[flow/run.sh]
#!/bin/bash
# the make line also repeats each setting of config.mk as NAME=value (left out here)
make -C /OpenROAD-flow-scripts/flow DESIGN_CONFIG=/design/flow/config.mk WORK_HOME=/design/flow/orfs CLKGATE_MAP_FILE= finish
[flow/config.mk]
export PLATFORM = sky130hd
export DESIGN_NAME = conv
export DESIGN_NICKNAME = conv
export VERILOG_FILES = /design/flow/design.v
export SDC_FILE = /design/flow/constraint.sdc
export NUM_CORES = 4
export LEC_CHECK = 0
export ABC_AREA = 1
export CAP_MARGIN = 20
export CORE_MARGIN = 2
export CORE_UTILIZATION = 72
export CTS_CLUSTER_DIAMETER = 327
export CTS_CLUSTER_SIZE = 96
export PLACE_DENSITY = 0.39
export SLEW_MARGIN = 20
[flow/constraint.sdc]
create_clock -name core_clock -period 7.52 [get_ports {clk}]
set_input_delay 1.5040 -clock core_clock [delete_from_list [all_inputs] [get_ports {clk}]]
set_output_delay 1.5040 -clock core_clock [all_outputs]
set_load 0.01 [all_outputs]
[flow/design.v]
`timescale 1ns / 1ps
module conv (
input [4:0] stride,
input  conv_enable, 
output reg [18:0] address1 , address2, write_address,
output reg end_reach, full_conv_end, dot_sum_end,
input clk,
input reset,
input [9:0] w1 ,h1,w2,h2,
output reg [9:0] width, height
  );
reg [9:0] H1_index_outer , V1_index_outer ;
reg [5:0]	v1_index_inner , h1_index_inner ;
reg dot_sum_start ;
always @ (posedge clk) begin	 
		if (reset) begin
			H1_index_outer = 0;
			V1_index_outer = 0;
			v1_index_inner = 0;
			h1_index_inner = 0;
			address1 = 0;
			address2 = 0;
			write_address = 0;
			end_reach = 0;
			dot_sum_end = 0;
			dot_sum_start = 1;
			full_conv_end = 0;
			width = 0;
			height = 0;
		end
		else if (conv_enable) begin
				if (dot_sum_start) begin
						v1_index_inner = 0;
						h1_index_inner = 0;
						dot_sum_start = 0;
						dot_sum_end =0;
				end	
				if (!full_conv_end) begin
					address1 = address1 + 2'b01;
					h1_index_inner = h1_index_inner + 2'b01 ;
					if (h1_index_inner == w2) begin			 
						v1_index_inner = v1_index_inner + 1;
						h1_index_inner = 6'b0;								
						address1 = (v1_index_inner + V1_index_outer )* w1 + H1_index_outer;
					end	
					if (v1_index_inner == h2) begin			 
						H1_index_outer = H1_index_outer + stride;
						address1 = V1_index_outer * w1 + H1_index_outer ;
						dot_sum_start = 1;
						dot_sum_end =1;
						v1_index_inner = 6'b0;
					end
					if ((H1_index_outer + w2) > w1	) begin		 
						width = H1_index_outer;
						dot_sum_start = 1;
						V1_index_outer = V1_index_outer + stride;
						H1_index_outer = 10'b0000000000;
						address1 = V1_index_outer * w1;
					end
					if (address1 == h1*w1 ) 		full_conv_end = 1;		 
					if ((address1 + 1) == h1*w1 ) 		height = V1_index_outer + 1;
					address2 = v1_index_inner*w2 + h1_index_inner;
					if (dot_sum_start)	write_address	= write_address + 1;
				end
		end
    end
endmodule 
==> changes_impl.md, run 1 <==
### Physical design

* Status: stopped before the end
* Failed at: global routing
* First error message: [ERROR GRT-0116] Global routing finished with congestion. Check the congestion regions in the DRC Viewer.
* Synth unique cells at around 53
* Sinks on Clock Net at around 110
* Yosys cell count at 3526
* Commonest flop: dfxtp_1
* Synth Seq Share at 0.0892
* Die area at 35800 um^2
* Die x size at around 190 um
* Post-synthesis cell type with the largest combined area: fa_1
* Adder Share, Synth at 0.404
* Avg Inst Size Synth at 7.00 um^2
* Hold_buf cts at 0
* Final RePlAce weighted congestion at about 1.1
* Total GRT Usage at 0.741
* Comb area leader: adder cells
* Clock buffer count from CTS at 9
* Yosys Chip Area at between 20000 and 25000 um^2
* XOR Share, Synth at 0.0493
* Root buf cell: clkbuf_16
* # IOs at about 130
* Port bufs at between 100 and 150
* Synth warn at 1
* Top-count cell post-synth: nand2_1
* Top cells, area: fa_1, ha_1, nand2_1, inv_1, dfxtp_1
* Dpl ws at -1680 ps
* Share of the synthesized area in the top cell type at 0.254
* H-tree depth at 3
* Top cells by count: nand2_1, inv_1, fa_1
* Synth flops at between 100 and 150
* Syn Std Cell Area at 24700 um^2
* Mapped Cells at 3526
* Clk buf depth at 2
* Cell Rows at 67
* Async SR Flop Fraction at 0
* Post-synth mux share at 0.000811
* EDFF count, synth at 0
* Grt ovf at 90
* And+or+nand+nor area frac at 0.223
* Init Core Util at 0.734
* Detail Placement HPWL at between 60000 and 70000 um
* Area fraction in compound gates at 0.0843
* Die height at 189 um
* Total core area at roughly 34000 um^2
per-layer routing:
metal | GRT overflow | track usage
met1 | 1 | 0.733
met2 | 48 | 0.944
met3 | 0 | 0.560
met4 | 41 | 0.740
met5 | 0 | 0.209
metrics by stage:
step | cell area (um^2) | util | std cells
CTS | 31600 | 0.941 | 4564
detailed placement | 30000 | 0.892 | 4478
global placement | 30000 | 0.892 | 4478
floorplan | 25000 | - | 3528
timing repair:
item / in CTS
buffers inserted: 66
resized: 233
setup endpoints to repair: 42
cloned: 5
pin swaps: 157
==> inputs of run 2 (changes only) <==
ABC_AREA = default   (was 1)
CORE_UTILIZATION = 40   (was 72)
CTS_CLUSTER_DIAMETER = default   (was 327)
CTS_CLUSTER_SIZE = default   (was 96)
PLACE_DENSITY = default   (was 0.39)
clock period = 16.8 ns   (was 7.52 ns; I/O delays follow)
==> run 2 against run 1 <==
Compared with the run above:
- now clean on timing, DRC and antenna
- synthesized area shrank 2.3%
- synthesized cell count shrank 17%
- die area grew 74%
==> changes_impl.md, run 2 <==
### Implementation results

* XOR Share, Synth at 0.0794 (+0.0302)
* Max-Cap Viols at 0
* P_sw at about 0.0011 W
* Max stage delay on crit path at slightly below 700 ps
* Port bufs at 124 (unchanged)
* Initial antenna violation count at 0
* Final Total Pwr at 0.00214 W
* Yosys Chip Area at 24100 um^2 (-2.3%)
* Sequential cell area at around 2200 um^2
* Yosys cell count at 2938 (-17%)
* R2r setup slk at roughly 5500 ps
* Comb pwr share at 0.748
* Final Routed Wirelength at 72100 um
* Avg Vias per Cell at 5.34
* Root buf cell: clkbuf_16
* Nature of the critical path endpoint: flip-flop
* Worst-margin pin slew at 1080 ps
* Vias in the first global route at around 21k
* CTS tree: done
* Synth flops at 110 (unchanged)
* Reg2Reg Depth at roughly 40
* FILL cells at around 6.0k
* Avg Inst Size Synth at 8.21 um^2 (+17%)
* Post_cts resized at 0 (-100%)
* Worst vdd ir at about 0.000076 V
* Sw frac at 0.526
* Die height at 250 um (+32%)
* Bufs and invs on worst path at 2
* FMAX at 75.3 MHz
* Tally of OpenROAD warnings at 28
* Slew Viols, Final at 0
* Die area at 62300 um^2 (+74%)
* Critical Path AT at between 10000 and 15000 ps
* Init Core Util at 0.402 (-0.332)
* Max_slew headroom at 0.280
* # setup viols final at 0
* Power in the clock group at approximately 0.00025 W
* Top cells, area: fa_1, ha_1, dfxtp_1, inv_1, and2_1
* Status: no timing/DRC/antenna violations
* Final Cycle Share at 0.791
* Startpoint Class: input pin
* Seq group at slightly below 0.0003 W
* Comb area leader: adder cells
* Most frequent CP cell: a21oi_1
* Cell Rows at 90 (+34%)
* Hold depth at 2
* Detail Placement HPWL at 57600 um (-18%)
* H-tree depth at 3 (unchanged)
* Final RePlAce weighted congestion at 0.916 (-16%)
* Cell family with most CP delay: simple AND/OR/NAND/NOR gates
* Die x size at 250 um (+32%)
* Largest net degree at the start of global routing at 77
* Commonest flop: dfxtp_1
* Area Overhead vs Synth at 9.81%
* Hold Path Class: flip-flop to flip-flop
* Post-CTS setup buffer count at 0 (-100%)
* Syn Std Cell Area at 24100 um^2 (-2.3%)
* Worst path depth at 37
* Reg-to-Reg Start: v1_index_inner[0]
* Internal power at just over 0.001 W
* Top-count cell post-synth: inv_1
* Hold EP: address2[2]
* Slowest-stage cell, CP: a2111oi_1
* Area fraction in compound gates at 0.108 (+0.0232)
* Adder Share, Synth at 0.413 (+0.00939)
* Clock skew at approximately 13 ps
* Synth unique cells at 86 (+62%)
* Top pwr grp: combinational logic
* Worst hold slack at roughly 460 ps
* Skew-Pair Late Insertion Delay at approximately 400 ps
* Worst Path Required at ~17000 ps
* EDFF count, synth at 0 (unchanged)
* Top cells by count: inv_1, nand2_1, fa_1
* Power per cell area at between 80 and 90 nW/um^2
* Post-synth mux share at 0.0134 (+0.0126)
* Sequential Power Share at 0.136
* # IOs at 128 (unchanged)
* Clock transition at path regs at 90 ps
* Total core area at 60000 um^2 (+79%)
* Reg2Reg Capture Point: height[7]
* Worst Setup SP: w2[6]
* Worst-path maximum fanout at approximately 45
* Gate Area at 19800 um^2
* CP endpoint: height[7]
* CP Class: input pin to flip-flop
* Async SR Flop Fraction at 0 (unchanged)
* Fin crit period at between 10000 and 15000 ps
* Clk pwr share at 0.116
* Total GRT Usage at 0.236
* First-pass GRT wire length at 117000 um
* Share of the synthesized area in the top cell type at 0.260 (+0.00590)
* Clk buf depth at 2 (unchanged)
* WL per Instance at 19.0 um
* NumNets Final at around 3.7k
* Hold_buf cts at 0 (unchanged)
* Routed Antenna Nets at 0
* Vias at between 20k and 25k
* # DRC at 0
* Synth Seq Share at 0.0913 (+0.00207)
* Grt ovf at 0
* Total iterations of the first detailed-routing run at 5
* Combinational power at about 0.0016 W
* RSZ-0062 raised after global routing: no
* Synth warn at 1 (unchanged)
* Pleak at roughly 13 nW
* And+or+nand+nor area frac at 0.204 (-0.0194)
* Worst hold start: address2[2]
* Setup TNS at 0 ps
* Clock buffer count from CTS at 9 (unchanged)
* Sinks on Clock Net at 110 (unchanged)
* Final hold vios at 0
* Post-synthesis cell type with the largest combined area: fa_1
* Mapped Cells at 2938 (-17%)
* Starting DRC count in detailed routing at roughly 1.2k
[run 2: area by class of cell]
type,instances,area share
antenna,1,0.0000945
clock buffer,10,0.00903
clock inverter,6,0.00293
inverter,437,0.0620
multi-input combinational,2269,0.746
sequential,110,0.0832
tap,782,0.0370
timing repair buffer,170,0.0598
[run 2: routing by layer]
layer  track usage  vias up  wire [um]
li1              -     9514          -
met1         0.306     9961      31100
met2         0.409      607      34900
met3        0.0235      143       3440
met4        0.0866        0       2570
met5             0        -          0
[run 2: metrics by stage]
stage / cells / setup slack [ps] / utilization / cell area (um^2)
6_report: 3785 / 3520 / 0.441 / 26500
4_1_cts: 3784 / 3680 / 0.441 / 26500
5_1_grt: 3784 / 2770 / 0.441 / 26500
3_3_place_gp: 3768 / 3520 / 0.436 / 26200
3_5_place_dp: 3768 / 3290 / 0.436 / 26200
2_1_floorplan: 2940 / 5560 / - / 24100
==> inputs of run 3 (changes only) <==
CORE_UTILIZATION = 66   (was 40)
CTS_CLUSTER_DIAMETER = 167   (was default)
CTS_CLUSTER_SIZE = 98   (was default)
clock period = 11.0 ns   (was 16.8 ns; I/O delays follow)
==> run 3 against run 2 <==
Compared with the run above:
- critical path depth decreased by 2
- utilization increased by 29 points
- routed wire length decreased by 4.6%
- synthesized area unchanged
- global-route usage increased by 13 points
- sequential share of layout area about the same
- sequential cell count unchanged
- design area increased by 0.10%
- clock power increased by 56%
- synthesized cell count unchanged
- critical path type unchanged
- largest power group unchanged
==> changes_impl.md, run 3 <==
### Implementation results

* RSZ-0062 raised after global routing: no
* XOR Share, Synth at 0.0794 (unchanged)
* Routed Antenna Nets at 0 (unchanged)
* Comb pwr share at 0.750 (+0.002)
* Worst-margin pin slew at 978 ps (-102 ps)
* Comb area leader: adder cells
* Total core area at 36300 um^2 (-40%)
* Final Routed Wirelength at 68700 um (-4.6%)
* NumNets Final at 3699 (+1.2%)
* # setup viols final at 0 (unchanged)
* FMAX at approximately 96 MHz
* H-tree depth at 3 (unchanged)
* Reg2Reg Depth at 40 (unchanged)
* Adder Share, Synth at 0.413 (unchanged)
* Clock transition at path regs at 80 ps (about the same)
* Reg-to-Reg Start: dot_sum_start
* Dpl ws at 17.9 ps (-3270 ps)
* Post-synth mux share at 0.0134 (unchanged)
* Sequential Power Share at 0.134 (-0.002)
* Antenna cells at 0 (-1)
* Vias in the first global route at 21.3k (+0.90%)
* Port bufs at 124 (unchanged)
* Final hold vios at 0 (unchanged)
* Hold depth at 2 (unchanged)
* Synth unique cells at 86 (unchanged)
* Hold Path Class: flip-flop to flip-flop
* Final RePlAce weighted congestion at 0.997 (+8.9%)
* Area fraction in compound gates at 0.108 (unchanged)
* Synth flops at 110 (unchanged)
* Post-synthesis cell type with the largest combined area: fa_1
* Init Core Util at 0.665 (+0.263)
* Worst vdd ir at 0.000128 V (+68%)
* And+or+nand+nor area frac at 0.204 (unchanged)
* Clk pwr share at 0.116 (about the same)
* Final Cycle Share at 0.947 (+0.157)
* EDFF count, synth at 0 (unchanged)
* Sw frac at 0.513 (-0.0127)
* Share of the synthesized area in the top cell type at 0.260 (unchanged)
* Seq group at 0.000444 W (+53%)
* Yosys cell count at 2938 (unchanged)
* Hold EP: address2[13]
* Slew Viols, Final at 0 (unchanged)
* Tally of OpenROAD warnings at 30 (+7.1%)
* Startpoint Class: input pin
* # IOs at 128 (unchanged)
* Clk buf depth at 2 (unchanged)
* Worst path depth at 35 (-5.4%)
* Reg2Reg Capture Point: height[5]
* WL per Instance at 19.6 um (+2.7%)
* Detail Placement HPWL at 56100 um (-2.7%)
* Status: no timing/DRC/antenna violations
* Cell family with most CP delay: adder cells
* Largest net degree at the start of global routing at 72 (-6.5%)
* FILL cells at 2824 (-53%)
* Top-count cell post-synth: inv_1
* Syn Std Cell Area at 24100 um^2 (unchanged)
* Synth warn at 1 (unchanged)
* Final setup margin at 580 ps (-2940 ps)
* Area Overhead vs Synth at 9.92%
* Worst Path Required at 11260 ps (-5820 ps)
* Most frequent CP cell: fa_1
* Worst hold slack at 451 ps (-4.82 ps)
* Root buf cell: clkbuf_16
* Avg Vias per Cell at 6.01 (+12%)
* Sinks on Clock Net at 110 (unchanged)
* Critical Path AT at 10680 ps (-2880 ps)
* Finished layout cell area at 26500 um^2 (+0.10%)
* Setup TNS at 0 ps (unchanged)
* Die height at 195 um (-22%)
* R2r setup slk at 710 ps (-4760 ps)
* Die x size at 195 um (-22%)
* Top pwr grp: combinational logic
* Nature of the critical path endpoint: flip-flop
* Total GRT Usage at 0.369 (+0.132)
* Max_slew headroom at 0.347 (+0.0668)
* Combinational power at 0.00248 W (+55%)
* Clock skew at 12.1 ps (-1.39 ps)
* Pleak at 12.8 nW (+2.0%)
* Vias at 21.1k (+4.4%)
* Synth Seq Share at 0.0913 (unchanged)
* Placed Instance Area at 26100 um^2 (-0.24%)
* P_sw at 0.00170 W (+51%)
* Die area at 38100 um^2 (-39%)
* First-pass GRT wire length at 111000 um (-4.8%)
* Async SR Flop Fraction at 0 (unchanged)
* Post-CTS setup buffer count at 0 (unchanged)
* Power per cell area at 125 nW/um^2 (+55%)
* Max stage delay on crit path at 530 ps (-160 ps)
* Total iterations of the first detailed-routing run at 6 (+1)
* Slowest-stage cell, CP: clkdlybuf4s50_1
* CTS tree: done
* # DRC at 0 (unchanged)
* CP Class: input pin to flip-flop
* Bufs and invs on worst path at 6 (+4)
* Starting DRC count in detailed routing at 1523 (+22%)
* Worst hold start: address2[13]
* Finished Core Util at 0.731 (+0.290)
* Skew-Pair Late Insertion Delay at 380 ps (-20 ps)
* Worst Setup SP: stride[1]
* CP endpoint: height[5]
* Grt ovf at 0 (unchanged)
* Mapped Cells at 2938 (unchanged)
* Fin crit period at approximately 10000 ps
* Worst-path maximum fanout at 10 (-78%)
* Cell Rows at 70 (-22%)
* Commonest flop: dfxtp_1
* Power in the clock group at 0.000385 W (+56%)
* Top cells, area: fa_1, ha_1, dfxtp_1, inv_1, and2_1
* Initial antenna violation count at 0 (unchanged)
* Internal power at 0.00161 W (+59%)
* Max-Cap Viols at 0 (unchanged)
* Yosys Chip Area at 24100 um^2 (unchanged)
* Clock buffer count from CTS at 9 (unchanged)
* Top cells by count: inv_1, nand2_1, fa_1
* Avg Inst Size Synth at 8.21 um^2 (unchanged)
-- run 3: through the flow --
step / std cells / total power, W
after floorplan: 2940 / 0.00216
after global placement: 3498 / 0.00283
after detailed placement: 3498 / 0.00288
after CTS: 3514 / 0.00328
after global routing: 3515 / 0.00360
final: 3515 / 0.00331
-- run 3: what timing repair did --
action,4_1_cts,5_1_grt
hold buffers,0,0
resized,0,11
endpoints found under the setup margin,0,10
-- run 3: area by class of cell --
cell class,count,area (um^2),share of cell area
Clock buffer,9,225,0.00850
Clock inverter,7,114,0.00430
Inverter,437,1640,0.0619
Multi-Input combinational cell,2269,19800,0.747
Sequential cell,110,2200,0.0831
Tap cell,468,586,0.0221
Timing Repair Buffer,215,1940,0.0731
-- run 3: layer usage --
metal / up-vias / track usage / part of all wire
li1: 9596 / - / -
met2: 890 / 0.608 / 0.47
met1: 10400 / 0.491 / 0.41
met4: 0 / 0.143 / 0.040
met3: 192 / 0.0565 / 0.085
met5: - / 0 / 0
==> inputs of run 4 (changes only) <==
ABC_AREA = 1   (was default)
CORE_ASPECT_RATIO = 1.22   (was default)
CORE_MARGIN = 10   (was 2)
CORE_UTILIZATION = 40   (was 66)
CTS_CLUSTER_DIAMETER = default   (was 167)
CTS_CLUSTER_SIZE = 34   (was 98)
HOLD_SLACK_MARGIN = -0.04   (was default)
TNS_END_PERCENT = 55   (was default)
clock period = 5.94 ns   (was 11.0 ns; I/O delays follow)
==> run 4 against run 3 <==
Compared with the run above:
- the layout now fails its checks (setup timing)
- design area increased by 29%
- global-route usage decreased by 13 points
- sequential cell count unchanged
- non-clock buffer count increased by 610
- register-to-register slack got worse by 2800 ps
- via count increased by 17%
- first-iteration DRC count decreased by 29%
- critical path depth increased by 16
- sequential power increased by 89%
- largest power group unchanged
==> changes_impl.md, run 4 <==
### Implementation results

* Critical Path AT at 8310 ps (-2370 ps)
* Slowest-stage cell, CP: fa_1
* Worst Path Required at 6180 ps (-5080 ps)
* NumNets Final at 4907 (+33%)
* Adder Share, Synth at 0.404 (-0.00939)
* Final Cycle Share at 1.36 (+0.412)
* FILL cells at 5825 (+110%)
* Grt ovf at 0 (unchanged)
* Status: failed layout checks
* Detail Placement HPWL at 69300 um (+24%)
* Fail Reasons: setup timing
* Total GRT Usage at 0.234 (-0.135)
* Worst-margin pin slew at 901 ps (-77.3 ps)
* Most frequent CP cell: nand2_1
* Yosys Chip Area at 24700 um^2 (+2.3%)
* Sequential Power Share at 0.083 (-0.051)
* # setup viols final at 92 (+92)
* Cell Rows at 100 (+43%)
* Area Overhead vs Synth at 38.6%
* Top-count cell post-synth: nand2_1
* Area fraction in compound gates at 0.0843 (-0.0232)
* Commonest flop: dfxtp_1
* Comb pwr share at 0.850 (+0.100)
* Total core area at 61100 um^2 (+68%)
* Mapped Cells at 3526 (+20%)
* Top cells, area: fa_1, ha_1, nand2_1, inv_1, dfxtp_1
* Final Total Pwr at 0.0101 W (+200%)
* R2r setup slk at -2130 ps (-2840 ps)
* Synth Seq Share at 0.0892 (-0.00207)
* Combinational power at 0.00857 W (+250%)
* Starting DRC count in detailed routing at 1088 (-29%)
* Vias at 24.6k (+17%)
* And+or+nand+nor area frac at 0.223 (+0.0194)
* Initial antenna violation count at 2 (+2)
* Synth flops at 110 (unchanged)
* Post-synth mux share at 0.000811 (-0.0126)
* Die x size at 245 um (+25%)
* Internal power at 0.00509 W (+220%)
* Root buf cell: clkbuf_16
* Top cells by count: nand2_1, inv_1, fa_1
* Power per cell area at 295 nW/um^2 (+140%)
* Syn Std Cell Area at 24700 um^2 (+2.3%)
* # DRC at 0 (unchanged)
* Startpoint Class: flip-flop
* Routed Antenna Nets at 0 (unchanged)
* Async SR Flop Fraction at 0 (unchanged)
* EDFF count, synth at 0 (unchanged)
* Worst vdd ir at 0.000363 V (+180%)
* Worst hold slack at 468 ps (+16.5 ps)
* Reg2Reg Depth at 51 (+28%)
* Bufs and invs on worst path at 12 (+6)
* Comb area leader: adder cells
* Vias in the first global route at 25.3k (+19%)
* Synth unique cells at 53 (-38%)
* First-pass GRT wire length at 133000 um (+20%)
* Port bufs at 124 (unchanged)
* Final setup margin at -2130 ps (-2710 ps)
* Final hold vios at 0 (unchanged)
* Reg2Reg Capture Point: height[7]
* Cell family with most CP delay: adder cells
* WL per Instance at 16.7 um (-14%)
* CP Class: flip-flop to flip-flop
* Final RePlAce weighted congestion at 0.964 (-3.3%)
* Hold_buf cts at 0 (unchanged)
* Antenna cells at 0 (unchanged)
* Clk buf depth at 2 (unchanged)
* Worst Setup SP: dot_sum_start
* Skew-Pair Late Insertion Delay at 400 ps (+20 ps)
* Die height at 294 um (+51%)
* Nature of the critical path endpoint: flip-flop
* Share of the synthesized area in the top cell type at 0.254 (-0.00590)
* Init Core Util at 0.404 (-0.261)
* Sinks on Clock Net at 110 (unchanged)
* Worst-path maximum fanout at 7 (-3)
* Hold Path Class: flip-flop to flip-flop
* Sequential cell area at 2210 um^2 (+0.23%)
* FMAX at approximately 120 MHz
* Die area at 72100 um^2 (+89%)
* Worst path depth at 51 (+46%)
* XOR Share, Synth at 0.0493 (-0.0302)
* Largest net degree at the start of global routing at 71 (-1.4%)
* Sw frac at 0.495 (-0.0181)
* Total iterations of the first detailed-routing run at 5 (-1)
* Slew Viols, Final at 0 (unchanged)
* CTS tree: done
* P_sw at 0.00499 W (+190%)
* Avg Inst Size Synth at 7.00 um^2 (-15%)
* Synth warn at 1 (unchanged)
* Power in the clock group at 0.000668 W (+74%)
* Final Routed Wirelength at 84900 um (+23%)
* Max_slew headroom at 0.399 (+0.0524)
* # IOs at 128 (unchanged)
* Pleak at 18.9 nW (+47%)
* Seq group at 0.000840 W (+89%)
* Clock buffer count from CTS at 9 (unchanged)
* Fin crit period at about 8000 ps
* Max-Cap Viols at 0 (unchanged)
* Hold EP: v1_index_inner[1]
* Post-synthesis cell type with the largest combined area: fa_1
* Hold depth at 2 (unchanged)
* Reg-to-Reg Start: dot_sum_start
* H-tree depth at 3 (unchanged)
* CP endpoint: height[7]
* Clock skew at 19.0 ps (+6.91 ps)
* Top pwr grp: combinational logic
* Clk pwr share at 0.066 (-0.050)
* RSZ-0062 raised after global routing: yes
* Worst hold start: v1_index_inner[1]
* Max stage delay on crit path at 520 ps (about the same)
* Yosys cell count at 3526 (+20%)
* Gate Area at 20500 um^2 (+3.3%)
* Tally of OpenROAD warnings at 31 (+3.3%)
* Clock transition at path regs at 90 ps (about the same)
* Avg Vias per Cell at 4.85 (-19%)
## run 4: what timing repair did
action | in CTS | in global routing
pin swaps | 98 | 113
resized | 218 | 189
cloned | 6 | 3
setup buffers | 61 | 43
setup endpoints to repair | 94 | 93
## run 4: metrics by stage
step / util / setup TNS [ps] / instance area [um^2] / std cells / setup WS (ps)
6_report: 0.560 / -79860 / 34200 / 5071 / -2130
5_1_grt: 0.560 / -114910 / 34200 / 5071 / -2680
4_1_cts: 0.545 / -65290 / 33300 / 5042 / -2030
3_5_place_dp: 0.519 / -155980 / 31700 / 4963 / -2570
3_3_place_gp: 0.519 / -154010 / 31700 / 4963 / -2520
2_1_floorplan: - / -44140 / 25300 / 3528 / -1740
## run 4: final cells by class
type | count | area share
Clock inverter | 6 | 0.00183
Multi-Input combinational cell | 2461 | 0.598
Tap cell | 816 | 0.0298
Clock buffer | 10 | 0.00669
Timing Repair Buffer | 825 | 0.206
Sequential cell | 110 | 0.0645
Inverter | 843 | 0.0934
## run 4: routing by layer
layer,global-route usage,routed length [um],vias up
met5,0,30,-
met4,0.120,4960,4
met3,0.0290,3740,173
met2,0.426,42900,561
met1,0.261,33300,11800
li1,-,-,12100
==> inputs of run 5 (changes only) <==
CAP_MARGIN = 40   (was 20)
CORE_ASPECT_RATIO = default   (was 1.22)
CORE_MARGIN = 2   (was 10)
CORE_UTILIZATION = 72   (was 40)
CTS_CLUSTER_DIAMETER = 211   (was default)
CTS_CLUSTER_SIZE = 100   (was 34)
HOLD_SLACK_MARGIN = default   (was -0.04)
PLACE_DENSITY = 0.38   (was default)
SETUP_SLACK_MARGIN = -0.29   (was default)
TNS_END_PERCENT = default   (was 55)
clock period = 6.2 ns   (was 5.94 ns; I/O delays follow)
==> run 5 against run 4 <==
Compared with the run above:
- synthesized cell count is the same
- synthesized area is the same
- the run now fails in clock tree synthesis
- die area shrank 50%
==> changes_impl.md, run 5 <==
### Physical design

* # IOs at 128 (unchanged)
* Commonest flop: dfxtp_1
* Async SR Flop Fraction at 0 (unchanged)
* Placed Instance Area at 30700 um^2 (-3.1%)
* Synth warn at 1 (unchanged)
* Top-count cell post-synth: nand2_1
* Die height at 189 um (-36%)
* Yosys cell count at 3526 (unchanged)
* Post-synth mux share at 0.000811 (unchanged)
* Cell Rows at 67 (-33%)
* Comb area leader: adder cells
* XOR Share, Synth at 0.0493 (unchanged)
* Top cells, area: fa_1, ha_1, nand2_1, inv_1, dfxtp_1
* Cell count after placement at 4542 (-8.5%)
* Share of the synthesized area in the top cell type at 0.254 (unchanged)
* Avg Inst Size Synth at 7.00 um^2 (unchanged)
* First error message: [ERROR DPL-0033] detailed placement checks failed during check placement.
* Adder Share, Synth at 0.404 (unchanged)
* Status: stopped before the end
* Total core area at 33600 um^2 (-45%)
* Die x size at 189 um (-23%)
* Top cells by count: nand2_1, inv_1, fa_1
* Mapped Cells at 3526 (unchanged)
* Synth Seq Share at 0.0892 (unchanged)
* Synth unique cells at 53 (unchanged)
* Post-synthesis cell type with the largest combined area: fa_1
* Port bufs at 124 (unchanged)
* And+or+nand+nor area frac at 0.223 (unchanged)
* Yosys Chip Area at 24700 um^2 (unchanged)
* Init Core Util at 0.734 (+0.330)
* Syn Std Cell Area at 24700 um^2 (unchanged)
* EDFF count, synth at 0 (unchanged)
* Area fraction in compound gates at 0.0843 (unchanged)
* Die area at 35800 um^2 (-50%)
* Final RePlAce weighted congestion at 1.03 (+7.3%)
* Failed at: clock tree synthesis
* Synth flops at 110 (unchanged)
* Detail Placement HPWL at 75500 um (+8.8%)
run 5: per-stage QoR:
stage          worst slack, ps  power [W]
3_3_place_gp             -2310    0.00776
3_5_place_dp             -2730    0.00822
2_1_floorplan            -1530    0.00514
==> inputs of run 6 (changes only) <==
CAP_MARGIN = 0   (was 40)
CELL_PAD_IN_SITES_GLOBAL_PLACEMENT = 0   (was default)
CORE_ASPECT_RATIO = 0.86   (was default)
CTS_CLUSTER_DIAMETER = 352   (was 211)
CTS_CLUSTER_SIZE = 33   (was 100)
PLACE_DENSITY = 0.73   (was 0.38)
SETUP_SLACK_MARGIN = -0.76   (was -0.29)
SLEW_MARGIN = 25   (was 20)
TNS_END_PERCENT = 75   (was default)
clock period = 9.43 ns   (was 6.2 ns; I/O delays follow)
==> run 6 against run 5 <==
Compared with the run above:
- now fails the layout checks on setup timing
- synthesized cell count did not move
- die area is essentially flat
- synthesized area did not move
==> changes_impl.md, run 6 <==
### Implementation results

* Post-synth mux share at 0.000811 (unchanged)
* Comb pwr share at 0.806
* Sequential Power Share at 0.108
* Clk pwr share at 0.086
* Die x size at 204 um (+7.7%)
* CP Class: input pin to flip-flop
* Starting DRC count in detailed routing at 2704
* # IOs at 128 (unchanged)
* Grt ovf at 0
* Combinational power at between 0.004 and 0.005 W
* Worst Path Required at 9720 ps
* Final setup margin at -123 ps
* Final hold vios at 0
* Yosys Chip Area at 24700 um^2 (unchanged)
* Cell family with most CP delay: adder cells
* Reg2Reg Capture Point: height[4]
* R2r setup slk at 100 ps
* Tally of OpenROAD warnings at 30
* Fail Reasons: setup timing
* Clock buffer count from CTS at 9
* Die area at 35800 um^2 (about the same)
* Reg-to-Reg Start: dot_sum_start
* Critical Path AT at 9840 ps
* Worst Setup SP: stride[0]
* Synth warn at 1 (unchanged)
* Placed Instance Area at 27300 um^2 (-11%)
* FILL cells at around 2.3k
* Worst-path maximum fanout at 13
* Clock skew at roughly 16 ps
* Sw frac at 0.542
* Internal power at around 0.0023 W
* Final cell count without fillers at 4167
* P_sw at 0.00269 W
* Mapped Cells at 3526 (unchanged)
* Hold depth at 2
* Async SR Flop Fraction at 0 (unchanged)
* Worst vdd ir at approximately 0.00026 V
* Total core area at 33600 um^2 (about the same)
* # setup viols final at 10
* Total iterations of the first detailed-routing run at 6
* Power per cell area at 180 nW/um^2
* EDFF count, synth at 0 (unchanged)
* Synth unique cells at 53 (unchanged)
* Top cells by count: nand2_1, inv_1, fa_1
* Skew-Pair Late Insertion Delay at around 390 ps
* Top pwr grp: combinational logic
* Comb area leader: adder cells
* Port bufs at 124 (unchanged)
* Clock transition at path regs at 90 ps
* Worst path depth at ~45
* Antenna cells at 0
* Final Routed Wirelength at 75400 um
* Slew Viols, Final at 0
* Adder Share, Synth at 0.404 (unchanged)
* Reg2Reg Depth at around 47
* Finished Core Util at 0.821
* Commonest flop: dfxtp_1
* Status: failed layout checks
* CP endpoint: height[4]
* Post-synthesis cell type with the largest combined area: fa_1
* Slowest-stage cell, CP: fa_1
* Routed Antenna Nets at 0
* Max-Cap Viols at 0
* First-pass GRT wire length at approximately 120000 um
* Pleak at ~16 nW
* Top-count cell post-synth: nand2_1
* Finished layout cell area at 27600 um^2
* Seq group at 0.000538 W
* Yosys cell count at 3526 (unchanged)
* FMAX at between 100 and 150 MHz
* Largest net degree at the start of global routing at between 70 and 80
* Setup TNS at -1060 ps
* Hold EP: v1_index_inner[4]
* Final Cycle Share at 1.01
* Syn Std Cell Area at 24700 um^2 (unchanged)
* Init Core Util at 0.735 (about the same)
* And+or+nand+nor area frac at 0.223 (unchanged)
* XOR Share, Synth at 0.0493 (unchanged)
* Synth flops at 110 (unchanged)
* Most frequent CP cell: nand2_1
* Top cells, area: fa_1, ha_1, nand2_1, inv_1, dfxtp_1
* Final RePlAce weighted congestion at 1.04 (+0.17%)
* Worst-margin pin slew at between 800 and 900 ps
* Cell count after placement at 4151 (-8.6%)
* Die height at 176 um (-7.1%)
* Vias in the first global route at 24.0k
* H-tree depth at 3
* Cell Rows at 62 (-7.5%)
* Avg Inst Size Synth at 7.00 um^2 (unchanged)
* Clk buf depth at 2
* Power in the clock group at 0.000427 W
* Vias at around 24k
* Detail Placement HPWL at 62600 um (-17%)
* Nature of the critical path endpoint: flip-flop
* # DRC at 0
* Startpoint Class: input pin
* Bufs and invs on worst path at 8
* Worst hold start: v1_index_inner[4]
* Total GRT Usage at 0.431
* WL per Instance at 18.1 um
* Max_slew headroom at 0.396
* Avg Vias per Cell at approximately 5.8
* Area Overhead vs Synth at 11.8%
* Area fraction in compound gates at 0.0843 (unchanged)
* Initial antenna violation count at 0
* Max stage delay on crit path at ~560 ps
* NumNets Final at ~4.4k
* Share of the synthesized area in the top cell type at 0.254 (unchanged)
* CTS tree: done
* Sinks on Clock Net at around 110
* Fin crit period at 9550 ps
* Root buf cell: clkbuf_16
* Synth Seq Share at 0.0892 (unchanged)
* Hold Path Class: flip-flop to flip-flop
-- run 6: area by class of cell --
type | count | area (um^2) | share of cell area
Clock buffer | 9 | 225 | 0.00817
Clock inverter | 7 | 93.8 | 0.00340
Inverter | 843 | 3160 | 0.115
Multi-Input combinational cell | 2458 | 18800 | 0.682
Sequential cell | 110 | 2200 | 0.0798
Tap cell | 448 | 561 | 0.0203
Timing Repair Buffer | 292 | 2520 | 0.0915
-- run 6: per-layer routing --
layer	global-route usage	vias to the layer above	wire length [um]
met5	0	-	0
met4	0.190	0	3430
met3	0.109	276	9490
met2	0.683	1447	33800
met1	0.560	11300	28600
li1	-	11000	-
-- run 6: per-stage QoR --
stage	power (W)	hold WS, ps	worst slack (ps)
final	0.00497	478	-123
after global routing	0.00543	491	-656
after CTS	0.00487	472	-112
after detailed placement	0.00443	459	-493
after global placement	0.00426	454	-114
after floorplan	0.00320	445	478
-- run 6: timing repair --
action / 4_1_cts / 5_1_grt
gates resized: 0 / 1
hold buffers: 0 / 0
setup endpoints to repair: 0 / 1
setup buffers: 0 / 0
==> inputs of run 7 (changes only) <==
ABC_AREA = default   (was 1)
CAP_MARGIN = 20   (was 0)
CELL_PAD_IN_SITES_GLOBAL_PLACEMENT = default   (was 0)
CORE_ASPECT_RATIO = default   (was 0.86)
CTS_CLUSTER_DIAMETER = 294   (was 352)
CTS_CLUSTER_SIZE = default   (was 33)
PLACE_DENSITY = 0.42   (was 0.73)
SETUP_SLACK_MARGIN = default   (was -0.76)
SLEW_MARGIN = 20   (was 25)
TNS_END_PERCENT = default   (was 75)
clock period = 9.26 ns   (was 9.43 ns; I/O delays follow)
==> run 7 against run 6 <==
Compared with the run above:
- still fails the layout checks on setup timing
- critical path type unchanged
- sequential cell count is the same
- power shrank 4.4%
- worst hold slack lost 25 ps
==> changes_impl.md, run 7 <==
### Implementation results

* Worst hold slack at 452 ps (-25.2 ps)
* Fin crit period at between 9000 and 10000 ps
* Finished Core Util at 0.888 (+0.0671)
* Worst vdd ir at 0.000204 V (-21%)
* Final Routed Wirelength at 82300 um (+9.2%)
* RSZ-0062 raised after global routing: yes
* FMAX at around 100 MHz
* EDFF count, synth at 0 (unchanged)
* Area Overhead vs Synth at 22.6%
* Final Cycle Share at 1.03 (+0.0202)
* Top cells by count: inv_1, nand2_1, fa_1
* Area fraction in compound gates at 0.108 (+0.0232)
* Tally of OpenROAD warnings at 31 (+3.3%)
* Bufs and invs on worst path at 13 (+5)
* Clock transition at path regs at 80 ps (about the same)
* Vias in the first global route at 24.6k (+2.6%)
* Grt ovf at 0 (unchanged)
* Synth Seq Share at 0.0913 (+0.00207)
* Internal power at 0.00247 W (+8.6%)
* Hold depth at 2 (unchanged)
* CTS tree: done
* Worst Setup SP: w2[4]
* Combinational power at 0.00380 W (-5.2%)
* Synth unique cells at 86 (+62%)
* Startpoint Class: input pin
* Final hold vios at 0 (unchanged)
* Hold_buf cts at 0 (unchanged)
* Hold EP: address2[12]
* CP endpoint: height[6]
* Max_slew headroom at 0.378 (-0.0179)
* Root buf cell: clkbuf_16
* Critical Path AT at 9820 ps (-20 ps)
* Status: failed layout checks
* Worst path depth at 45 (unchanged)
* Reg-to-Reg Start: dot_sum_start
* Die x size at 187 um (-8.2%)
* Clock buffer count from CTS at 9 (unchanged)
* Routed Antenna Nets at 0 (unchanged)
* Placed Instance Area at 27900 um^2 (+2.5%)
* Share of the synthesized area in the top cell type at 0.260 (+0.00590)
* Reg2Reg Capture Point: height[6]
* Top-count cell post-synth: inv_1
* Power in the clock group at 0.000429 W (about the same)
* Nature of the critical path endpoint: flip-flop
* Syn Std Cell Area at 24100 um^2 (-2.3%)
* Starting DRC count in detailed routing at 2653 (-1.9%)
* Worst hold start: address2[12]
* Final Total Pwr at 0.00475 W (-4.4%)
* Clk pwr share at 0.090 (+0.004)
* Top pwr grp: combinational logic
* Commonest flop: dfxtp_1
* Die height at 187 um (+6.5%)
* Reg2Reg Depth at 46 (-2.1%)
* Sw frac at 0.479 (-0.0624)
* Total core area at 33300 um^2 (-0.92%)
* Synth warn at 1 (unchanged)
* R2r setup slk at -210 ps (-310 ps)
* Worst Path Required at 9510 ps (-210 ps)
* Fail Reasons: setup timing
* P_sw at 0.00228 W (-15%)
* Hold Path Class: flip-flop to flip-flop
* FILL cells at 1612 (-29%)
* Cell Rows at 67 (+8.1%)
* Final setup margin at -308 ps (-185 ps)
* And+or+nand+nor area frac at 0.204 (-0.0194)
* # IOs at 128 (unchanged)
* WL per Instance at 21.7 um (+20%)
* NumNets Final at 3996 (-8.6%)
* Avg Inst Size Synth at 8.21 um^2 (+17%)
* Skew-Pair Late Insertion Delay at 390 ps (about the same)
* Total iterations of the first detailed-routing run at 8 (+2)
* Cell family with most CP delay: AND-OR/OR-AND gates
* Yosys Chip Area at 24100 um^2 (-2.3%)
* Async SR Flop Fraction at 0 (unchanged)
* Mapped Cells at 2938 (-17%)
* Total GRT Usage at 0.460 (+0.0283)
* Finished layout cell area at 29600 um^2 (+7.2%)
* Sinks on Clock Net at 110 (unchanged)
* Top cells, area: fa_1, ha_1, dfxtp_1, inv_1, and2_1
* Final cell count without fillers at 3792 (-9.0%)
* Initial antenna violation count at 2 (+2)
* Pleak at 14.5 nW (-8.3%)
* Max-Cap Viols at 0 (unchanged)
* Port bufs at 124 (unchanged)
* Vias at 23.8k (-0.94%)
* Init Core Util at 0.725 (-0.0100)
* Antenna cells at 0 (unchanged)
* Clock skew at 21.6 ps (+5.29 ps)
* Worst-margin pin slew at 933 ps (+36.3 ps)
* Max stage delay on crit path at 440 ps (-120 ps)
* Clk buf depth at 2 (unchanged)
* Slew Viols, Final at 0 (unchanged)
* H-tree depth at 3 (unchanged)
* Final RePlAce weighted congestion at 1.05 (+1.2%)
* Adder Share, Synth at 0.413 (+0.00939)
* Largest net degree at the start of global routing at 72 (unchanged)
* Seq group at 0.000525 W (-2%)
* Slowest-stage cell, CP: a2111oi_4
* CP Class: input pin to flip-flop
* Comb pwr share at 0.799 (-0.007)
* # setup viols final at 10 (unchanged)
* Post-synthesis cell type with the largest combined area: fa_1
* Comb area leader: adder cells
* Cell count after placement at 3718 (-10%)
* Synth flops at 110 (unchanged)
* Die area at 35000 um^2 (-2.2%)
* Worst-path maximum fanout at 8 (-5)
* XOR Share, Synth at 0.0794 (+0.0302)
* First-pass GRT wire length at 127000 um (+5.3%)
* Yosys cell count at 2938 (-17%)
* Avg Vias per Cell at 6.28 (+8.9%)
* # DRC at 0 (unchanged)
* Post-synth mux share at 0.0134 (+0.0126)
* Power per cell area at 161 nW/um^2 (-11%)
* Detail Placement HPWL at 61000 um (-2.4%)
* Sequential Power Share at 0.110 (+0.002)
-- run 7: per-layer routing --
layer | global-route usage | routed length (um)
met3 | 0.108 | 9950
met4 | 0.251 | 5990
met2 | 0.759 | 37400
met5 | 0 | 12
met1 | 0.557 | 29000
-- run 7: final cells by class --
type                            instances  area, um^2  area share
Inverter                              437        1640      0.0555
Clock inverter                          4        52.6     0.00178
Tap cell                              448         561      0.0190
Timing Repair Buffer                  512        4280       0.145
Sequential cell                       110        2200      0.0745
Multi-Input combinational cell       2269       20600       0.696
Clock buffer                           12         256     0.00868
-- run 7: what timing repair did --
action	CTS	global route
pin swaps	96	61
resized	137	67
buffers inserted	41	15
setup endpoints to repair	11	10
gates cloned	1	0
-- run 7: stage by stage --
step / setup TNS [ps] / setup WS [ps]
2_1_floorplan: 0 / 4.91
4_1_cts: 0 / 7.36
6_report: -2700 / -308
3_3_place_gp: -8540 / -824
5_1_grt: -4420 / -466
3_5_place_dp: -11820 / -1100
==> inputs of run 8 (changes only) <==
ABC_AREA = 1   (was default)
CORE_UTILIZATION = 60   (was 72)
CTS_CLUSTER_DIAMETER = default   (was 294)
PLACE_DENSITY = default   (was 0.42)
clock period = 13.7 ns   (was 9.26 ns; I/O delays follow)
==> run 8 against run 7 <==
Compared with the run above:
- now clean on timing, DRC and antenna
- final cell count increased by 8.2%
- clock skew decreased by 5.3 ps
- critical path type unchanged
- highest routed layer is now met4
- critical path depth grew 3
==> changes_impl.md, run 8 <==
### Implementation results

* Status: no timing/DRC/antenna violations
* Die height at 207 um (+11%)
* Worst hold start: v1_index_inner[2]
* Max-Cap Viols at 0 (unchanged)
* Starting DRC count in detailed routing at 2080 (-22%)
* Max_slew headroom at 0.263 (-0.115)
* Top pwr grp: combinational logic
* Hold EP: v1_index_inner[2]
* And+or+nand+nor area frac at 0.223 (+0.0194)
* Clock skew at 16.3 ps (-5.30 ps)
* WL per Instance at 18.7 um (-14%)
* Syn Std Cell Area at 24700 um^2 (+2.3%)
* Bufs and invs on worst path at 6 (-7)
* Top cells by count: nand2_1, inv_1, fa_1
* Worst hold slack at 479 ps (+27.0 ps)
* Met1 global-route usage at 0.474 (-0.0834)
* Max stage delay on crit path at 560 ps (+120 ps)
* Synth unique cells at 53 (-38%)
* Dpl ws at 1950 ps (+3050 ps)
* Vias at 22.7k (-4.6%)
* Final Routed Wirelength at 76600 um (-7.0%)
* Area Overhead vs Synth at 7.57%
* FMAX at 86.2 MHz
* CP endpoint: height[5]
* Gate Area at 18800 um^2 (-8.6%)
* Adder Share, Synth at 0.404 (-0.00939)
* Worst vdd ir at 0.000105 V (-48%)
* Yosys cell count at 3526 (+20%)
* Clk pwr share at 0.087 (-0.003)
* CP Class: input pin to flip-flop
* CTS tree: done
* Final hold vios at 0 (unchanged)
* Comb area leader: adder cells
* Slew Viols, Final at 0 (unchanged)
* Port bufs at 124 (unchanged)
* Worst path depth at 48 (+6.7%)
* Nature of the critical path endpoint: flip-flop
* Post-synth mux share at 0.000811 (-0.0126)
* Die area at 42800 um^2 (+22%)
* Combinational power at 0.00256 W (-33%)
* Skew-Pair Late Insertion Delay at 370 ps (-20 ps)
* Setup TNS at 0 ps (+2700 ps)
* Total core area at 40700 um^2 (+22%)
* EDFF count, synth at 0 (unchanged)
* Worst Setup SP: w2[8]
* Slowest-stage cell, CP: o21ai_0
* Internal power at 0.00140 W (-43%)
* Power per cell area at 121 nW/um^2 (-25%)
* P_sw at 0.00180 W (-21%)
* Comb pwr share at 0.797 (-0.002)
* Reg2Reg Depth at 47 (+2.2%)
* Yosys Chip Area at 24700 um^2 (+2.3%)
* Top cells, area: fa_1, ha_1, nand2_1, inv_1, dfxtp_1
* RSZ-0062 raised after global routing: no
* # DRC at 0 (unchanged)
* R2r setup slk at 3670 ps (+3880 ps)
* Clk buf depth at 2 (unchanged)
* Init Core Util at 0.606 (-0.119)
* Hold depth at 2 (unchanged)
* Post_cts resized at 0 (-100%)
* Largest net degree at the start of global routing at 72 (unchanged)
* Critical Path AT at 11910 ps (+2090 ps)
* Busiest grt layer: met2
* Area fraction in compound gates at 0.0843 (-0.0232)
* Reg-to-Reg Start: dot_sum_start
* # IOs at 128 (unchanged)
* Pleak at 15.1 nW (+4.0%)
* Fin crit period at approximately 12000 ps
* Met2 Use GR at 0.601 (-0.158)
* Async SR Flop Fraction at 0 (unchanged)
* Initial antenna violation count at 1 (-1)
* Sw frac at 0.562 (+0.0832)
* Hold Path Class: flip-flop to flip-flop
* # setup viols final at 0 (-10)
* Post-synthesis cell type with the largest combined area: fa_1
* Post-CTS setup buffer count at 0 (-100%)
* Worst-path maximum fanout at 46 (+38)
* Most frequent CP cell: nand2_1
* Cell family with most CP delay: simple AND/OR/NAND/NOR gates
* Grt ovf at 0 (unchanged)
* Power in the clock group at 0.000279 W (-35%)
* Total GRT Usage at 0.364 (-0.0953)
* Tally of OpenROAD warnings at 30 (-3.2%)
* Routed Antenna Nets at 0 (unchanged)
* First-pass GRT wire length at 119000 um (-6.4%)
* NumNets Final at 4224 (+5.7%)
* Vias in the first global route at 22.5k (-8.5%)
* H-tree depth at 3 (unchanged)
* Seq group at 0.000373 W (-29%)
* Final RePlAce weighted congestion at 1.01 (-3.9%)
* Avg Inst Size Synth at 7.00 um^2 (-15%)
* GR Util met3 at 0.0776 (-0.0309)
* Clock buffer count from CTS at 9 (unchanged)
* Synth warn at 1 (unchanged)
* Hold_buf cts at 0 (unchanged)
* XOR Share, Synth at 0.0493 (-0.0302)
* Final Cycle Share at 0.847 (-0.186)
* Avg Vias per Cell at 5.53 (-12%)
* Synth flops at 110 (unchanged)
* Antenna cells at 0 (unchanged)
* Synth Seq Share at 0.0892 (-0.00207)
* Mapped Cells at 3526 (+20%)
* Top-count cell post-synth: nand2_1
* Root buf cell: clkbuf_16
* Worst Path Required at 14010 ps (+4500 ps)
* Commonest flop: dfxtp_1
* Detail Placement HPWL at 62300 um (+2.1%)
* Clock transition at path regs at 90 ps (about the same)
* Finished Core Util at 0.652 (-0.237)
* Sequential cell area at 2200 um^2 (about the same)
* Final setup margin at 2100 ps (+2410 ps)
* Startpoint Class: input pin
* Sequential Power Share at 0.116 (+0.006)
* Cell Rows at 74 (+10%)
* Sinks on Clock Net at 110 (unchanged)
* Die x size at 207 um (+11%)
* Total iterations of the first detailed-routing run at 5 (-3)
* Reg2Reg Capture Point: height[5]
* FILL cells at 3723 (+130%)
* Share of the synthesized area in the top cell type at 0.254 (-0.00590)
* Worst-margin pin slew at 1110 ps (+172 ps)
-- run 8: routing by layer --
metal,part of all wire,up-vias
met3,0.099,162
met1,0.40,10800
met5,0,-
met4,0.041,0
li1,-,10700
met2,0.46,993
-- run 8: layout make-up --
class / count / area share
timing repair buffer: 145 / 0.0521
sequential: 110 / 0.0830
inverter: 843 / 0.119
multi-input combinational: 2458 / 0.709
clock inverter: 7 / 0.00330
tap: 532 / 0.0251
clock buffer: 9 / 0.00849
-- run 8: metrics by stage --
stage / cells / total power (W) / cell area [um^2]
finish: 4104 / 0.00321 / 26500
global route: 4104 / 0.00353 / 26500
CTS: 4104 / 0.00318 / 26500
detailed placement: 4088 / 0.00288 / 26200
global placement: 4088 / 0.00283 / 26200
floorplan: 3528 / 0.00221 / 24700
==> inputs of run 9 (changes only) <==
ABC_AREA = default   (was 1)
CORE_UTILIZATION = 70   (was 60)
CTS_CLUSTER_SIZE = 49   (was default)
MAX_ROUTING_LAYER = met4   (was default)
clock period = 8.86 ns   (was 13.7 ns; I/O delays follow)
==> run 9 against run 8 <==
Compared with the run above:
- the run now fails in global routing
- synthesized area fell by 2.3%
- die area down 16%
- synthesized cell count shrank 17%
==> changes_impl.md, run 9 <==
### Physical design

* Status: stopped before the end
* Failed at: global routing
* Share of the synthesized area in the top cell type at 0.260 (+0.00590)
* Die height at 190 um (-8.3%)
* Commonest flop: dfxtp_1
* Hold_buf cts at 0 (unchanged)
* Init Core Util at 0.716 (+0.110)
* Adder Share, Synth at 0.413 (+0.00939)
* Synth unique cells at 86 (+62%)
* Placed Instance Area at 28700 um^2 (+9.6%)
* Final RePlAce weighted congestion at 1.05 (+4.2%)
* Total core area at 33700 um^2 (-17%)
* # IOs at 128 (unchanged)
* Synth flops at 110 (unchanged)
* Die area at 35900 um^2 (-16%)
* EDFF count, synth at 0 (unchanged)
* Synth warn at 1 (unchanged)
* Cell Rows at 67 (-9.5%)
* Yosys cell count at 2938 (-17%)
* Area fraction in compound gates at 0.108 (+0.0232)
* Dpl ws at -1440 ps (-3390 ps)
* Top cells by count: inv_1, nand2_1, fa_1
* Clk buf depth at 2 (unchanged)
* Port bufs at 124 (unchanged)
* Die x size at 190 um (-8.3%)
* Syn Std Cell Area at 24100 um^2 (-2.3%)
* Mapped Cells at 2938 (-17%)
* Comb area leader: adder cells
* Top-count cell post-synth: inv_1
* Yosys Chip Area at 24100 um^2 (-2.3%)
* Post-synthesis cell type with the largest combined area: fa_1
* Root buf cell: clkbuf_16
* XOR Share, Synth at 0.0794 (+0.0302)
* Async SR Flop Fraction at 0 (unchanged)
* Clock buffer count from CTS at 9 (unchanged)
* Synth Seq Share at 0.0913 (+0.00207)
* Post-synth mux share at 0.0134 (+0.0126)
* Detail Placement HPWL at 63500 um (+1.9%)
* Top cells, area: fa_1, ha_1, dfxtp_1, inv_1, and2_1
* Avg Inst Size Synth at 8.21 um^2 (+17%)
* And+or+nand+nor area frac at 0.204 (-0.0194)
* H-tree depth at 3 (unchanged)
* Sinks on Clock Net at 110 (unchanged)
## run 9: stage by stage
step	setup TNS [ps]	util	cells	hold WS, ps
after CTS	-2210	0.888	3863	458
after detailed placement	-17080	0.853	3819	447
after global placement	-13050	0.853	3819	440
after floorplan	-1700	-	2940	476
## run 9: what timing repair did
item | 4_1_cts
pin swaps | 85
buffers inserted | 28
endpoints found under the setup margin | 15
resized | 153
gates cloned | 2
==> inputs of run 10 (changes only) <==
CAP_MARGIN = 35   (was 20)
CELL_PAD_IN_SITES_GLOBAL_PLACEMENT = 3   (was default)
CORE_MARGIN = 3   (was 2)
CORE_UTILIZATION = 71   (was 70)
CTS_CLUSTER_DIAMETER = 185   (was default)
CTS_CLUSTER_SIZE = default   (was 49)
MIN_ROUTING_LAYER = met2   (was default)
PLACE_DENSITY_LB_ADDON = 0.04   (was default)
clock period = 6.68 ns   (was 8.86 ns; I/O delays follow)
==> run 10 against run 9 <==
Compared with the run above:
- the run fails in global placement without I/O
- synthesized area stayed put
- die area is 0.73% higher
- synthesized cell count stayed put
==> changes_impl.md, run 10 <==
### Physical design

* Async SR Flop Fraction at 0 (unchanged)
* Top cells, area: fa_1, ha_1, dfxtp_1, inv_1, and2_1
* Synth warn at 1 (unchanged)
* Mapped Cells at 2938 (unchanged)
* EDFF count, synth at 0 (unchanged)
* Die x size at 190 um (+0.36%)
* Post-synth mux share at 0.0134 (unchanged)
* Status: stopped before the end
* Die area at 36200 um^2 (+0.73%)
* Avg Inst Size Synth at 8.21 um^2 (unchanged)
* Synth flops at 110 (unchanged)
* Share of the synthesized area in the top cell type at 0.260 (unchanged)
* Comb area leader: adder cells
* Post-synthesis cell type with the largest combined area: fa_1
* Synth unique cells at 86 (unchanged)
* Yosys cell count at 2938 (unchanged)
* Cell Rows at 66 (-1.5%)
* Init Core Util at 0.730 (+0.0145)
* XOR Share, Synth at 0.0794 (unchanged)
* Yosys Chip Area at 24100 um^2 (unchanged)
* Syn Std Cell Area at 24100 um^2 (unchanged)
* Total core area at 33000 um^2 (-2.0%)
* Top-count cell post-synth: inv_1
* Synth Seq Share at 0.0913 (unchanged)
* Failed at: global placement without I/O
* Adder Share, Synth at 0.413 (unchanged)
* Die height at 190 um (+0.36%)
* And+or+nand+nor area frac at 0.204 (unchanged)
* First error message: [ERROR FLW-0024] Place density exceeds 1.0 (current PLACE_DENSITY_LB_ADDON =  0.04). Please check if the value of  PLACE_DENSITY_LB_ADDON is between 0 and 0.99.
* Area fraction in compound gates at 0.108 (unchanged)
* Commonest flop: dfxtp_1
* Top cells by count: inv_1, nand2_1, fa_1
==> inputs of run 11 (changes only) <==
CAP_MARGIN = 0   (was 35)
CELL_PAD_IN_SITES_GLOBAL_PLACEMENT = default   (was 3)
CORE_ASPECT_RATIO = 1.19   (was default)
CORE_MARGIN = 5   (was 3)
CORE_UTILIZATION = 32   (was 71)
CTS_CLUSTER_DIAMETER = default   (was 185)
CTS_CLUSTER_SIZE = 91   (was default)
GPL_ROUTABILITY_DRIVEN = 0   (was default)
MAX_ROUTING_LAYER = default   (was met4)
MIN_ROUTING_LAYER = met1   (was met2)
PLACE_DENSITY_LB_ADDON = default   (was 0.04)
SETUP_SLACK_MARGIN = -0.85   (was default)
clock period = 11.0 ns   (was 6.68 ns; I/O delays follow)
==> run 11 against run 10 <==
Compared with the run above:
- now clean on timing, DRC and antenna
- die area rose by 120%
- synthesized area did not move
- synthesized cell count did not move
==> changes_impl.md, run 11 <==
### Implementation results

* Share of the synthesized area in the top cell type at 0.260 (unchanged)
* Reg2Reg Capture Point: height[8]
* R2r setup slk at approximately 980 ps
* Initial antenna violation count at 2
* Die height at 309 um (+63%)
* Area Overhead vs Synth at 13.0%
* Synth unique cells at 86 (unchanged)
* And+or+nand+nor area frac at 0.204 (unchanged)
* NumNets Final at 3726
* Cell Rows at 109 (+65%)
* Comb area leader: adder cells
* Top cells by count: inv_1, nand2_1, fa_1
* Grt ovf at 0
* Dpl ws at 210 ps
* Tally of OpenROAD warnings at 28
* Power per cell area at 117 nW/um^2
* Die x size at 262 um (+37%)
* Sequential Power Share at 0.138
* Comb pwr share at 0.756
* Worst-path maximum fanout at 10
* Skew-Pair Late Insertion Delay at 390 ps
* Port bufs at roughly 120
* Bufs and invs on worst path at 4
* Avg Inst Size Synth at 8.21 um^2 (unchanged)
* Yosys cell count at 2938 (unchanged)
* Startpoint Class: input pin
* Synth warn at 1 (unchanged)
* # setup viols final at 0
* Hold Path Class: flip-flop to flip-flop
* Die area at 81000 um^2 (+120%)
* Worst hold start: address2[14]
* Synth Seq Share at 0.0913 (unchanged)
* Total GRT Usage at 0.183
* Init Core Util at 0.324 (-0.406)
* Synth flops at 110 (unchanged)
* Top pwr grp: combinational logic
* Slowest-stage cell, CP: clkdlybuf4s50_1
* Hold depth at 2
* Commonest flop: dfxtp_1
* Nature of the critical path endpoint: flip-flop
* Total core area at 74500 um^2 (+130%)
* Top-count cell post-synth: inv_1
* XOR Share, Synth at 0.0794 (unchanged)
* Status: no timing/DRC/antenna violations
* Syn Std Cell Area at 24100 um^2 (unchanged)
* Most frequent CP cell: fa_1
* Setup TNS at 0 ps
* Max-Cap Viols at 0
* Internal power at around 0.0015 W
* WL per Instance at about 18 um
* Worst hold slack at 456 ps
* Largest net degree at the start of global routing at roughly 57
* Total iterations of the first detailed-routing run at 5
* Clk buf depth at 2
* Final setup margin at about 550 ps
* # IOs at about 130
* P_sw at 0.00164 W
* Max_slew headroom at 0.368
* H-tree depth at 3
* Starting DRC count in detailed routing at 920
* First-pass GRT wire length at 116000 um
* Worst vdd ir at 0.000118 V
* Detail Placement HPWL at roughly 61000 um
* Worst path depth at 33
* Clock transition at path regs at ~80 ps
* Post-synthesis cell type with the largest combined area: fa_1
* Critical Path AT at between 10000 and 15000 ps
* Seq group at 0.000441 W
* Top cells, area: fa_1, ha_1, dfxtp_1, inv_1, and2_1
* Final hold vios at 0
* Reg-to-Reg Start: v1_index_inner[0]
* Hold EP: address2[14]
* Combinational power at 0.00241 W
* EDFF count, synth at 0 (unchanged)
* CP Class: input pin to flip-flop
* Avg Vias per Cell at between 4 and 5
* Reg2Reg Depth at about 40
* Vias at 20.2k
* Sinks on Clock Net at about 110
* Vias in the first global route at around 21k
* Final Routed Wirelength at approximately 73000 um
* Worst-margin pin slew at 941 ps
* Max stage delay on crit path at around 600 ps
* Post-synth mux share at 0.0134 (unchanged)
* Final Cycle Share at 0.950
* Finished layout cell area at around 27000 um^2
* Fin crit period at 10450 ps
* Power in the clock group at roughly 0.00034 W
* Async SR Flop Fraction at 0 (unchanged)
* Worst Setup SP: stride[1]
* Post-CTS setup buffer count at 0
* Hold_buf cts at 0
* Cell family with most CP delay: adder cells
* Finished Core Util at 0.366
* Slew Viols, Final at 0
* CP endpoint: height[8]
* Adder Share, Synth at 0.413 (unchanged)
* Pleak at ~13 nW
* Post_cts resized at 0
* Placed Instance Area at around 27000 um^2
* Clock skew at between 10 and 15 ps
* Area fraction in compound gates at 0.108 (unchanged)
* Routed Antenna Nets at 0
* Worst Path Required at roughly 11000 ps
* Root buf cell: clkbuf_16
* Mapped Cells at 2938 (unchanged)
* Clk pwr share at 0.106
* CTS tree: done
* Clock buffer count from CTS at 9
* Yosys Chip Area at 24100 um^2 (unchanged)
* # DRC at 0
* Sw frac at 0.514
* FMAX at around 96 MHz
## run 11: cell type report
| class | instances | area, um^2 |
|---|---|---|
| inverter | 437 | 1640 |
| sequential | 110 | 2200 |
| antenna | 1 | 2.50 |
| multi-input combinational | 2269 | 19800 |
| clock buffer | 10 | 229 |
| timing repair buffer | 242 | 2130 |
| clock inverter | 5 | 42.5 |
| fill | 7873 | 47200 |
| tap | 999 | 1250 |
## run 11: metal layers
| layer | up-vias | GRT usage | share of wire |
|---|---|---|---|
| met5 | - | 0 | 0.00020 |
| met4 | 2 | 0.0936 | 0.060 |
| met3 | 151 | 0.0291 | 0.054 |
| met2 | 538 | 0.321 | 0.50 |
| met1 | 9882 | 0.215 | 0.39 |
| li1 | 9658 | - | - |
## run 11: through the flow
step	instances	power, W
5_1_grt	4072	0.00350
6_report	4073	0.00319
2_1_floorplan	2940	0.00216
3_5_place_dp	4057	0.00283
3_3_place_gp	4057	0.00282
4_1_cts	4072	0.00321
==> inputs of run 12 (changes only) <==
ABC_AREA = 1   (was default)
CELL_PAD_IN_SITES_GLOBAL_PLACEMENT = 0   (was default)
CORE_ASPECT_RATIO = 0.86   (was 1.19)
CORE_MARGIN = 2   (was 5)
CORE_UTILIZATION = 72   (was 32)
CTS_CLUSTER_DIAMETER = 352   (was default)
CTS_CLUSTER_SIZE = 33   (was 91)
GPL_ROUTABILITY_DRIVEN = default   (was 0)
MIN_ROUTING_LAYER = default   (was met1)
PLACE_DENSITY = 0.73   (was default)
SETUP_SLACK_MARGIN = 2.01   (was -0.85)
SLEW_MARGIN = 25   (was 20)
TNS_END_PERCENT = 75   (was default)
clock period = 7.58 ns   (was 11.0 ns; I/O delays follow)
==> run 12 against run 11 <==
Compared with the run above:
- die area shrank 56%
- synthesized cell count grew 20%
- the run now fails in clock tree synthesis
- synthesized area grew 2.3%
==> changes_impl.md, run 12 <==
### Physical design

* Status: stopped before the end
* Failed at: clock tree synthesis
* First error message: [ERROR DPL-0033] detailed placement checks failed during check placement.
* Final RePlAce weighted congestion at 1.05
* Port bufs at 124 (unchanged)
* Post-synthesis cell type with the largest combined area: fa_1
* Async SR Flop Fraction at 0 (unchanged)
* Top-count cell post-synth: nand2_1
* Post-synth mux share at 0.000811 (-0.0126)
* Syn Std Cell Area at 24700 um^2 (+2.3%)
* Die height at 176 um (-43%)
* Area fraction in compound gates at 0.0843 (-0.0232)
* Mapped Cells at 3526 (+20%)
* Detail Placement HPWL at 75100 um (+24%)
* Adder Share, Synth at 0.404 (-0.00939)
* Synth unique cells at 53 (-38%)
* Die x size at 204 um (-22%)
* Synth flops at 110 (unchanged)
* Synth warn at 1 (unchanged)
* Init Core Util at 0.735 (+0.411)
* # IOs at 128 (unchanged)
* Top cells, area: fa_1, ha_1, nand2_1, inv_1, dfxtp_1
* Placed Instance Area at 30300 um^2 (+12%)
* Avg Inst Size Synth at 7.00 um^2 (-15%)
* EDFF count, synth at 0 (unchanged)
* Yosys cell count at 3526 (+20%)
* XOR Share, Synth at 0.0493 (-0.0302)
* Cell Rows at 62 (-43%)
* Comb area leader: adder cells
* Synth Seq Share at 0.0892 (-0.00207)
* Commonest flop: dfxtp_1
* Yosys Chip Area at 24700 um^2 (+2.3%)
* Share of the synthesized area in the top cell type at 0.254 (-0.00590)
* And+or+nand+nor area frac at 0.223 (+0.0194)
* Top cells by count: nand2_1, inv_1, fa_1
* Die area at 35800 um^2 (-56%)
* Total core area at 33600 um^2 (-55%)
==> run 12: metrics by stage <==
step | hold slack [ps] | instances | setup slack, ps
after global placement | 456 | 4482 | -1150
after floorplan | 445 | 3528 | -418
after detailed placement | 459 | 4482 | -1460
Power is estimated from default activity; no workload was simulated.
